==> run a: inputs <==
// mem_ram
module mem_ram (input clk, wren, 
                input [3:0] d11,input [3:0] d12,input [3:0] d13,input [3:0] d14,input [3:0] d15,input [3:0] d16,input [3:0] d17,input [3:0]d18,
					 input [3:0] d21,input [3:0] d22,input [3:0] d23,input [3:0] d24,input [3:0] d25,input [3:0] d26,input [3:0] d27,input [3:0]d28,
					 input [3:0] d31,input [3:0] d32,input [3:0] d33,input [3:0] d34,input [3:0] d35,input [3:0] d36,input [3:0] d37,input [3:0]d38,
					 input [3:0] d41,input [3:0] d42,input [3:0] d43,input [3:0] d44,input [3:0] d45,input [3:0] d46,input [3:0] d47,input [3:0]d48,
					 input [3:0] r1,input [3:0] r2,
					 input [3:0] r3,input [3:0] r4,
					 output [11:0] w_sum11,
					 output [11:0] w_sum12,
					 output [11:0] w_sum13,
					 output [11:0] w_sum14,
					 output [11:0] w_sum15,
					 output [11:0] w_sum16,
					 output [11:0] w_sum17,
					 output [11:0] w_sum18
					 );
  reg [31:0] mem [3:0];  
  wire [8:0] p11, p21,p31,p41;
  wire [8:0] p12, p22,p32,p42;
  wire [8:0] p13, p23,p33,p43;
  wire [8:0] p14, p24,p34,p44;
  wire [8:0] p15, p25,p35,p45;
  wire [8:0] p16, p26,p36,p46;
  wire [8:0] p17, p27,p37,p47;
  wire [8:0] p18, p28,p38,p48;
wire [9:0] s11,s12,s13,s14,s15,s16,s17,s18;
wire [10:0] s21,s22,s23,s24,s25,s26,s27,s28;
wire [11:0] s31,s32,s33,s34,s35,s36,s37,s38;
  always @(posedge clk) 
      begin
            if (wren) begin
                mem[0][31-:4]<=d11;
					 mem[0][27-:4] <=d12;
					 mem[0][23-:4]<=d13;
					 mem[0][19-:4]<=d14;
					 mem[0][15-:4]<=d15;
  ...
clock: 4.94 ns
lec_check: 0
abc_area: 1
cap_margin: 0
core_margin: 2
core_utilization: 71
cts_cluster_diameter: 372
cts_cluster_size: 35
place_density_lb_addon: 0.06
setup_slack_margin: 0.43
slew_margin: 20
run.sh (not shown) runs the stock make flow with config.mk's settings and CLKGATE_MAP_FILE=.
==> run b (differences from run a) <==
- ABC_AREA: 1 -> not set
- CORE_UTILIZATION: 71 -> 72
- CTS_CLUSTER_DIAMETER: 372 -> not set
- CTS_CLUSTER_SIZE: 35 -> 50
- HOLD_SLACK_MARGIN: not set -> -0.08
- PLACE_DENSITY: not set -> 0.67
- PLACE_DENSITY_LB_ADDON: 0.06 -> not set
- SETUP_SLACK_MARGIN: 0.43 -> -0.5
==> flow/constraint.sdc (replaced) <==
create_clock -name core_clock -period 6.67 [get_ports {clk}]
set_input_delay 1.3340 -clock core_clock [delete_from_list [all_inputs] [get_ports {clk}]]
set_output_delay 1.3340 -clock core_clock [all_outputs]
set_load 0.01 [all_outputs]
==> run c (differences from run a) <==
- ABC_AREA: 1 -> not set
- CAP_MARGIN: 0 -> 20
- CORE_UTILIZATION: 71 -> 40
- CTS_CLUSTER_DIAMETER: 372 -> not set
- CTS_CLUSTER_SIZE: 35 -> not set
- PLACE_DENSITY_LB_ADDON: 0.06 -> not set
- SETUP_SLACK_MARGIN: 0.43 -> not set
==> flow/constraint.sdc (replaced) <==
create_clock -name core_clock -period 9.71 [get_ports {clk}]
set_input_delay 1.9420 -clock core_clock [delete_from_list [all_inputs] [get_ports {clk}]]
set_output_delay 1.9420 -clock core_clock [all_outputs]
set_load 0.01 [all_outputs]
==> notes <==
- The lowest die size belongs to run b, the highest to run c.
- Run c produced a clean layout. Run a died in 4_1_cts (DPL-0033). Run b died in 5_1_grt on GRT-0116.
- Against run a, the synthesized cell count of run c is lower by 19%.
- In run a the area after synthesis is higher than in run c, by 3.5%.
==> figures <==
Result of the run: run b aborted with a tool error; run c complete, no violations; run a aborted with a tool error
Last stage reached: run b 5_1_grt; run c -; run a 4_1_cts
Cell Type Count: run b 41; run c 41; run a 22
CTS-repair resized insts: run b 615; run c 0; run a -
CTS Hold Buffers Added: run b 0; run c 0; run a -
Fraction of the mapped netlist area in adder cells: run b 51.68%; run c 51.68%; run a 49.94%
Clock root cell: run b clkbuf_16; run c clkbuf_16; run a -
Mux share: run b 0.2749%; run c 0.2749%; run a 0%
Die Width: run b 178.2 µm; run c 237.7 µm; run a 182.4 µm
Number of instances in the synthesized netlist: run b 2174; run c 2174; run a 2668
Inserted Clock Buffers: run b 17; run c 17; run a -
And-or/or-and share of the synthesized area: run b 3.843%; run c 3.843%; run a 0.5922%
Top-area cell type share of the netlist area: run b 35.18%; run c 35.18%; run a 34.00%
Num rows: run b 63; run c 85; run a 65
Yosys cell count: run b 2174; run c 2174; run a 2668
Post-synthesis instance area: run b 0.02185 mm²; run c 0.02185 mm²; run a 0.02261 mm²
Core Region: run b 0.02980 mm²; run c 0.05392 mm²; run a 0.03147 mm²
Die Height: run b 178.2 µm; run c 237.7 µm; run a 182.4 µm
Avg Cell Area, Syn: run b 10.05 µm²; run c 10.05 µm²; run a 8.474 µm²

========
==> v9 <==
==> flow/design.v <==
module mult(input [3:0] a, input [3:0] b, output reg [8:0] c
    );
always@(*)
c= a*b;
endmodule
module ad(input [8:0] a1, input [8:0] b1, output reg [9:0] c1
    );
always@(*)
c1= a1+b1;
endmodule
module ad2(input [8:0] a2, input [9:0] b2, output reg [10:0] c2
    );
always@(*)
c2= a2+b2;
endmodule
module ad3(input [8:0] a3, input [10:0] b3, output reg [11:0] c3
    );
always@(*)
c3= a3+b3;
endmodule
`timescale 1ns / 1ps
module mem_ram (input clk, wren, 
                input [3:0] d11,input [3:0] d12,input [3:0] d13,input [3:0] d14,input [3:0] d15,input [3:0] d16,input [3:0] d17,input [3:0]d18,
					 input [3:0] d21,input [3:0] d22,input [3:0] d23,input [3:0] d24,input [3:0] d25,input [3:0] d26,input [3:0] d27,input [3:0]d28,
					 input [3:0] d31,input [3:0] d32,input [3:0] d33,input [3:0] d34,input [3:0] d35,input [3:0] d36,input [3:0] d37,input [3:0]d38,
					 input [3:0] d41,input [3:0] d42,input [3:0] d43,input [3:0] d44,input [3:0] d45,input [3:0] d46,input [3:0] d47,input [3:0]d48,
					 input [3:0] r1,input [3:0] r2,
					 input [3:0] r3,input [3:0] r4,
					 output [11:0] w_sum11,
					 output [11:0] w_sum12,
					 output [11:0] w_sum13,
					 output [11:0] w_sum14,
					 output [11:0] w_sum15,
					 output [11:0] w_sum16,
					 output [11:0] w_sum17,
					 output [11:0] w_sum18
					 );
  reg [31:0] mem [3:0];  
  wire [8:0] p11, p21,p31,p41;
  wire [8:0] p12, p22,p32,p42;
  wire [8:0] p13, p23,p33,p43;
  wire [8:0] p14, p24,p34,p44;
  wire [8:0] p15, p25,p35,p45;
  wire [8:0] p16, p26,p36,p46;
  wire [8:0] p17, p27,p37,p47;
  wire [8:0] p18, p28,p38,p48;
wire [9:0] s11,s12,s13,s14,s15,s16,s17,s18;
wire [10:0] s21,s22,s23,s24,s25,s26,s27,s28;
wire [11:0] s31,s32,s33,s34,s35,s36,s37,s38;
  always @(posedge clk) 
      begin
            if (wren) begin
                mem[0][31-:4]<=d11;
					 mem[0][27-:4] <=d12;
					 mem[0][23-:4]<=d13;
					 mem[0][19-:4]<=d14;
					 mem[0][15-:4]<=d15;
					 mem[0][11-:4]<=d16;
					 mem[0][7-:4]<=d17;
					 mem[0][3-:4]<=d18;
					 mem[1][31-:4]<=d21;
					 mem[1][27-:4] <=d22;
					 mem[1][23-:4]<=d23;
					 mem[1][19-:4]<=d24;
					 mem[1][15-:4]<=d25;
					 mem[1][11-:4]<=d26;
					 mem[1][7-:4]<=d27;
					 mem[1][3-:4]<=d28;
					 mem[2][31-:4]<=d31;
					 mem[2][27-:4] <=d32;
					 mem[2][23-:4]<=d33;
					 mem[2][19-:4]<=d34;
					 mem[2][15-:4]<=d35;
					 mem[2][11-:4]<=d36;
					 mem[2][7-:4]<=d37;
					 mem[2][3-:4]<=d38;
					 mem[3][31-:4]<=d41;
					 mem[3][27-:4] <=d42;
					 mem[3][23-:4]<=d43;
					 mem[3][19-:4]<=d44;
					 mem[3][15-:4]<=d45;
					 mem[3][11-:4]<=d46;
					 mem[3][7-:4]<=d47;
					 mem[3][3-:4]<=d48;
            end
		end		 
generate
   mult m11(.a(r1),
				.b(mem[0][31-:4]),
				.c(p11) 
				);
	mult m21(
	         .a(r2),
				.b(mem[1][31-:4]),
				.c(p21)
	         );		
   mult m31(
	         .a(r3),
				.b(mem[2][31-:4]),
				.c(p31)
	         );		
   mult m41(
	         .a(r4),
				.b(mem[3][31-:4]), 
				.c(p41)
	         );	
  ad add11 ( 
            .a1(p11),
				.b1(p21),
				.c1(s11)
           );  
  ad2 add21 (
            .b2(s11),
				.a2(p31),
				.c2(s21)
          );
  ad3 add31 (
             .b3(s21),
				 .a3(p41),
				 .c3(s31)
				 );
    mult m12(.a(r1),
				.b(mem[0][27-:4]),
				.c(p12)
				);
	mult m22(
	         .a(r2),
				.b(mem[1][27-:4]),
				.c(p22)
	         );		
   mult m32(
	         .a(r3),
				.b(mem[2][27-:4]),
				.c(p32)
	         );		
   mult m42(
	         .a(r4),
				.b(mem[3][27-:4]), 
				.c(p42)
	         );	
  ad add12 ( 
            .a1(p12),
				.b1(p22),
				.c1(s12)
           );  
  ad2 add22 (
            .b2(s12),
				.a2(p32),
				.c2(s22)
          );
  ad3 add32 (
             .b3(s22),
				 .a3(p42),
				 .c3(s32)
				 );
   mult m13(.a(r1),
				.b(mem[0][23-:4]),
				.c(p13)
				);
	mult m23(
	         .a(r2),
				.b(mem[1][23-:4]),
				.c(p23)
	         );		
   mult m33(
	         .a(r3),
				.b(mem[2][23-:4]),
				.c(p33)
	         );		
   mult m43(
	         .a(r4),
				.b(mem[3][23-:4]), 
				.c(p43)
	         );	
  ad add13 ( 
            .a1(p13),
				.b1(p23),
				.c1(s13)
           );  
  ad2 add23 (
            .b2(s13),
				.a2(p33),
				.c2(s23)
          );
  ad3 add33 (
             .b3(s23),
				 .a3(p43),
				 .c3(s33)
				 );
  mult m14(.a(r1),
				.b(mem[0][19-:4]),
				.c(p14)
				);
	mult m24(
	         .a(r2),
				.b(mem[1][19-:4]),
				.c(p24)
	         );		
   mult m34(
	         .a(r3),
				.b(mem[2][19-:4]),
				.c(p34)
	         );		
   mult m44(
	         .a(r4),
				.b(mem[3][19-:4]), 
				.c(p44)
	         );	
  ad add14 ( 
            .a1(p14),
				.b1(p24),
				.c1(s14)
           );  
  ad2 add24 (
            .b2(s14),
				.a2(p34),
				.c2(s24)
          );
  ad3 add34 (
             .b3(s24),
				 .a3(p44),
				 .c3(s34)
				 );
  mult m15(.a(r1),
				.b(mem[0][15-:4]),
				.c(p15)
				);
	mult m25(
	         .a(r2),
				.b(mem[1][15-:4]),
				.c(p25)
	         );		
   mult m35(
	         .a(r3),
				.b(mem[2][15-:4]),
				.c(p35)
	         );		
   mult m45(
	         .a(r4),
				.b(mem[3][15-:4]), 
				.c(p45)
	         );	
  ad add15 ( 
            .a1(p15),
				.b1(p25),
				.c1(s15)
           );  
  ad2 add25 (
            .b2(s15),
				.a2(p35),
				.c2(s25)
          );
  ad3 add35 (
             .b3(s25),
				 .a3(p45),
				 .c3(s35)
				 );
   mult m16(.a(r1),
				.b(mem[0][11-:4]),
				.c(p16)
				);
	mult m26(
	         .a(r2),
				.b(mem[1][11-:4]),
				.c(p26)
	         );		
   mult m36(
	         .a(r3),
				.b(mem[2][11-:4]),
				.c(p36)
	         );		
   mult m46(
	         .a(r4),
				.b(mem[3][11-:4]), 
				.c(p46)
	         );	
  ad add16 ( 
            .a1(p16),
				.b1(p26),
				.c1(s16)
           );  
  ad2 add26 (
            .b2(s16),
				.a2(p36),
				.c2(s26)
          );
  ad3 add36 (
             .b3(s26),
				 .a3(p46),
				 .c3(s36)
				 );
   mult m17(.a(r1),
				.b(mem[0][7-:4]),
				.c(p17)
				);
	mult m27(
	         .a(r2),
				.b(mem[1][7-:4]),
				.c(p27)
	         );		
   mult m37(
	         .a(r3),
				.b(mem[2][7-:4]),
				.c(p37)
	         );		
   mult m47(
	         .a(r4),
				.b(mem[3][7-:4]), 
				.c(p47)
	         );	
  ad add17 ( 
            .a1(p17),
				.b1(p27),
				.c1(s17)
           );  
  ad2 add27 (
            .b2(s17),
				.a2(p37),
				.c2(s27)
          );
  ad3 add37 (
             .b3(s27),
				 .a3(p47),
				 .c3(s37)
				 );
  mult m18(.a(r1),
				.b(mem[0][3-:4]),
				.c(p18)
				);
	mult m28(
	         .a(r2),
				.b(mem[1][3-:4]),
				.c(p28)
	         );		
   mult m38(
	         .a(r3),
				.b(mem[2][3-:4]),
				.c(p38)
	         );		
   mult m48(
	         .a(r4),
				.b(mem[3][3-:4]), 
				.c(p48)
	         );	
  ad add18 ( 
            .a1(p18),
				.b1(p28),
				.c1(s18)
           );  
  ad2 add28 (
            .b2(s18),
				.a2(p38),
				.c2(s28)
          );
  ad3 add38 (
             .b3(s28),
				 .a3(p48),
				 .c3(s38)
				 );
assign w_sum11 =s31;
assign w_sum12 =s32;
assign w_sum13 =s33;
assign w_sum14 =s34;
assign w_sum15 =s35;
assign w_sum16 =s36;
assign w_sum17 =s37;
assign w_sum18 =s38;
endgenerate
endmodule
==> flow/run.sh <==
#!/bin/bash
# the make line also repeats each setting of config.mk as NAME=value (left out here)
make -C /OpenROAD-flow-scripts/flow DESIGN_CONFIG=/design/flow/config.mk WORK_HOME=/design/flow/orfs CLKGATE_MAP_FILE= finish
==> flow/config.mk <==
export PLATFORM = sky130hd
export DESIGN_NAME = mem_ram
export DESIGN_NICKNAME = mem_ram
export VERILOG_FILES = /design/flow/design.v
export SDC_FILE = /design/flow/constraint.sdc
export NUM_CORES = 4
export LEC_CHECK = 0
export CAP_MARGIN = 20
export CORE_MARGIN = 2
export CORE_UTILIZATION = 70
export CTS_CLUSTER_DIAMETER = 28
export CTS_CLUSTER_SIZE = 69
export MAX_ROUTING_LAYER = met5
export SETUP_SLACK_MARGIN = 1.76
export SLEW_MARGIN = 20
export TNS_END_PERCENT = 55
==> flow/constraint.sdc <==
create_clock -name core_clock -period 6.54 [get_ports {clk}]
set_input_delay 1.3080 -clock core_clock [delete_from_list [all_inputs] [get_ports {clk}]]
set_output_delay 1.3080 -clock core_clock [all_outputs]
set_load 0.01 [all_outputs]
==> v10: changes against v9 <==
==> flow/config.mk (replaced) <==
export PLATFORM = sky130hd
export DESIGN_NAME = mem_ram
export DESIGN_NICKNAME = mem_ram
export VERILOG_FILES = /design/flow/design.v
export SDC_FILE = /design/flow/constraint.sdc
export NUM_CORES = 4
export LEC_CHECK = 0
export CAP_MARGIN = 20
export CORE_MARGIN = 2
export CORE_UTILIZATION = 40
export HOLD_SLACK_MARGIN = 0.2
export MIN_ROUTING_LAYER = met2
export SLEW_MARGIN = 20
==> flow/constraint.sdc (replaced) <==
create_clock -name core_clock -period 10.0 [get_ports {clk}]
set_input_delay 2.0000 -clock core_clock [delete_from_list [all_inputs] [get_ports {clk}]]
set_output_delay 2.0000 -clock core_clock [all_outputs]
set_load 0.01 [all_outputs]
==> v31: changes against v9 <==
--- a/flow/config.mk
+++ b/flow/config.mk
@@ -7,10 +7,9 @@
 export LEC_CHECK = 0
 export CAP_MARGIN = 20
 export CORE_MARGIN = 2
-export CORE_UTILIZATION = 70
-export CTS_CLUSTER_DIAMETER = 28
+export CORE_UTILIZATION = 65
 export CTS_CLUSTER_SIZE = 69
 export MAX_ROUTING_LAYER = met5
-export SETUP_SLACK_MARGIN = 1.76
+export SETUP_SLACK_MARGIN = -0.51
 export SLEW_MARGIN = 20
 export TNS_END_PERCENT = 55
==> results <==
| item | v31 | v10 | v9 |
|---|---|---|---|
| Outcome | failed layout checks | no timing/DRC/antenna violations | did not finish |
| Last stage reached | - | - | 5_1_grt |
| Violated checks | negative setup slack | - | - |
| Vias per std cell | 5.59 | 6.46 | - |
| Clock Pin Slew Worst Setup and Hold Paths | 0.07 ns | 0.07 ns | - |
| Met2 Routed Length | 31.5 mm | 28.1 mm | - |
| Max Slew Vio Count | 0 | 0 | - |
| Crit-path max cell delay | 0.55 ns | 0.70 ns | - |
| Area growth syn-to-layout | 32.0% | 17.9% | - |
| Die boundary height | 187 um | 238 um | 181 um |
| Data arrival at the endpoint of the critical path | 6.01 ns | 7.68 ns | - |
| Hold path depth | 1 | 1 | - |
| Cycle use final | 1.12 | 0.968 | - |
| Clock-cell share | 0.0214 | 0.0258 | - |
| Pre-CTS worst setup slack | -1.66 ns | 0.380 ns | -1.56 ns |
| Final number of hold-violating endpoints | 0 | 0 | - |
| Number of antenna diodes | 7 | 3 | - |
| Remaining antenna violation count | 0 | 0 | - |
| Maximum net fanout on the critical path | 5 | 28 | - |
| Total number of vias | 17300 | 20100 | - |
